## System
module System(
	clk,
	rst,
	mbed,
	select,
	GreenBlueServoOut,
	RedServoOut,
	BinRecycleServoOut,
	RedBlueServoOut,
	GreenOtherServoOut,
	dispenseBlueLED,
	dispenseComplete,
	dispenseGreenLED,
	dispenseRedLED,
	mainState,
	mbedOutput,
	results,
	sortBlueLED,
	sortComplete,
	sortGreenLED,
	sortRedLED
);
input	clk;
input	rst;
input	[6:0] mbed;
input	[0:0] select;
output	GreenBlueServoOut;
output	RedServoOut;
output	BinRecycleServoOut;
output	RedBlueServoOut;
output	GreenOtherServoOut;
output	[0:0] dispenseBlueLED;
output	[0:0] dispenseComplete;
output	[0:0] dispenseGreenLED;
output	[0:0] dispenseRedLED;
output	[4:0] mainState;
output	[2:0] mbedOutput;
output	[2:0] results;
output	[0:0] sortBlueLED;
output	[0:0] sortComplete;
output	[0:0] sortGreenLED;
output	[0:0] sortRedLED;
wire	[1:0] conDispenseColour;
wire	[0:0] conDispenseStart;
wire	[2:0] conSortColour;
wire	[0:0] conSortStart;
wire	[2:0] controllerOutput;
wire	[0:0] dispenseComplete_ALTERA_SYNTHESIZED;
wire	[9:0] mainBinRecycle;
wire	[1:0] mainDispenseColour;
wire	[0:0] maindispenseStart;
wire	[9:0] mainGreenBlue;
wire	[9:0] mainGreenOther;
wire	[9:0] mainRed;
wire	[9:0] mainRedBlue;
wire	[2:0] mainSortColour;
wire	[0:0] mainSortStart;
wire	[2:0] maintenanceOutput;
wire	[9:0] normalBinRecycle;
  ...
Size in the first run: roughly 18,000 um2 of cells after synthesis.
Settings: LEC_CHECK=0, CAP_MARGIN=20, CELL_PAD_IN_SITES_DETAIL_PLACEMENT=2, CELL_PAD_IN_SITES_GLOBAL_PLACEMENT=2, CORE_MARGIN=7, CORE_UTILIZATION=57, CTS_CLUSTER_DIAMETER=261, MIN_ROUTING_LAYER=met1, PLACE_DENSITY_LB_ADDON=0.2, SLEW_MARGIN=20; clock period 4.81 ns.
run.sh (not shown) runs the stock make flow with config.mk's settings and CLKGATE_MAP_FILE=.
The baseline failed in 3_1_place_gp_skip_io.
Edit:
- CELL_PAD_IN_SITES_DETAIL_PLACEMENT: 2 -> not set
- CELL_PAD_IN_SITES_GLOBAL_PLACEMENT: 2 -> not set
- CORE_MARGIN: 7 -> 2
- CORE_UTILIZATION: 57 -> 40
- CTS_CLUSTER_DIAMETER: 261 -> not set
- MIN_ROUTING_LAYER: met1 -> not set
- PLACE_DENSITY_LB_ADDON: 0.2 -> not set
- clock period: 4.81 -> 10.0 ns (I/O delays scaled with it)
This time the run completed with no timing, DRC or antenna violations.
Synthesized cell count is unchanged.
Area after synthesis does not change.
Die area climbs by about 27%.
Edit:
- CORE_UTILIZATION: 40 -> 70
- SETUP_SLACK_MARGIN: not set -> 0.01
- clock period: 10.0 -> 3.16 ns (I/O delays scaled with it)
What happened:
- non-clock buffer count rose by 14
- cell area fell by 0.92%
- routed wire length barely changes
- via count rose by 2.2%
- sequential power rose to 3.2 times its value
- worst setup slack got worse by 4.0 ns
- final cell count fell by 9.7%
- global-route usage rose by 11 points
- power rose to 3.2 times its value
- flip-flop count is unchanged
- combinational power rose to 3.3 times its value
Edit:
- CORE_UTILIZATION: 70 -> 72
- CTS_CLUSTER_SIZE: not set -> 10
- HOLD_SLACK_MARGIN: not set -> 0.29
- PLACE_DENSITY_LB_ADDON: not set -> 0.12
- SETUP_SLACK_MARGIN: 0.01 -> 0.92
After rerunning:
- wire length is higher by 6.6%
- power is lower by 5.3%
- clock-buffer cell count is higher by 4
- die size is lower by about 2.7%
- core utilization is higher by 1.2 points
- cell area hardly moves

---

System again, from the RTL that the note above started with.
make LEC_CHECK=0 ABC_AREA=1 CAP_MARGIN=30 CELL_PAD_IN_SITES_DETAIL_PLACEMENT=2 CORE_ASPECT_RATIO=1.76 CORE_MARGIN=2 CORE_UTILIZATION=40 CTS_CLUSTER_DIAMETER=299 MAX_ROUTING_LAYER=met4 SLEW_MARGIN=20 finish   # period 4.36 ns
Then changed:
- CAP_MARGIN: 30 -> 20
- CELL_PAD_IN_SITES_DETAIL_PLACEMENT: 2 -> not set
- CORE_ASPECT_RATIO: 1.76 -> not set
- CORE_UTILIZATION: 40 -> 72
- CTS_CLUSTER_DIAMETER: 299 -> not set
- MAX_ROUTING_LAYER: met4 -> not set
- clock period: 4.36 -> 5.27 ns (I/O delays scaled with it)
Synthesized cell count stays the same.
Critical path depth stays the same.
Worst hold slack gets worse by 40 ps.
Global-route usage shrinks by 8.4 points.
Setup slack improved by 270 ps.
Then changed:
- CTS_CLUSTER_DIAMETER: not set -> 396
- SETUP_SLACK_MARGIN: not set -> 0.36
- clock period: 5.27 -> 3.25 ns (I/O delays scaled with it)
Effect: Core utilization is higher by 0.27 points. Final area is higher by 0.34%. Die area is unchanged. Cell count is higher by 0.30%. Global-route usage is higher by 0.28 points. Via count stays flat. Worst setup slack gets worse by 890 ps. Power is higher by 61%. Critical path depth stays the same. Sequential share of layout area is lower by 0.13 points. Count of clock-buffer cells in the layout is lower by 1.
Then changed:
- ABC_AREA: 1 -> not set
- CORE_UTILIZATION: 72 -> 40
- CTS_CLUSTER_DIAMETER: 396 -> not set
- SETUP_SLACK_MARGIN: 0.36 -> not set
- clock period: 3.25 -> 6.97 ns (I/O delays scaled with it)
After rerunning: Cell area is lower by a few percent; cell count is lower by roughly a tenth; register-to-register slack improves by 3300 ps; die size is higher by well over a third; wire length is lower by roughly a tenth; first-iteration DRC count is lower by well over a third; via count is lower by about a fifth.
Power is estimated from default activity; no workload was simulated.
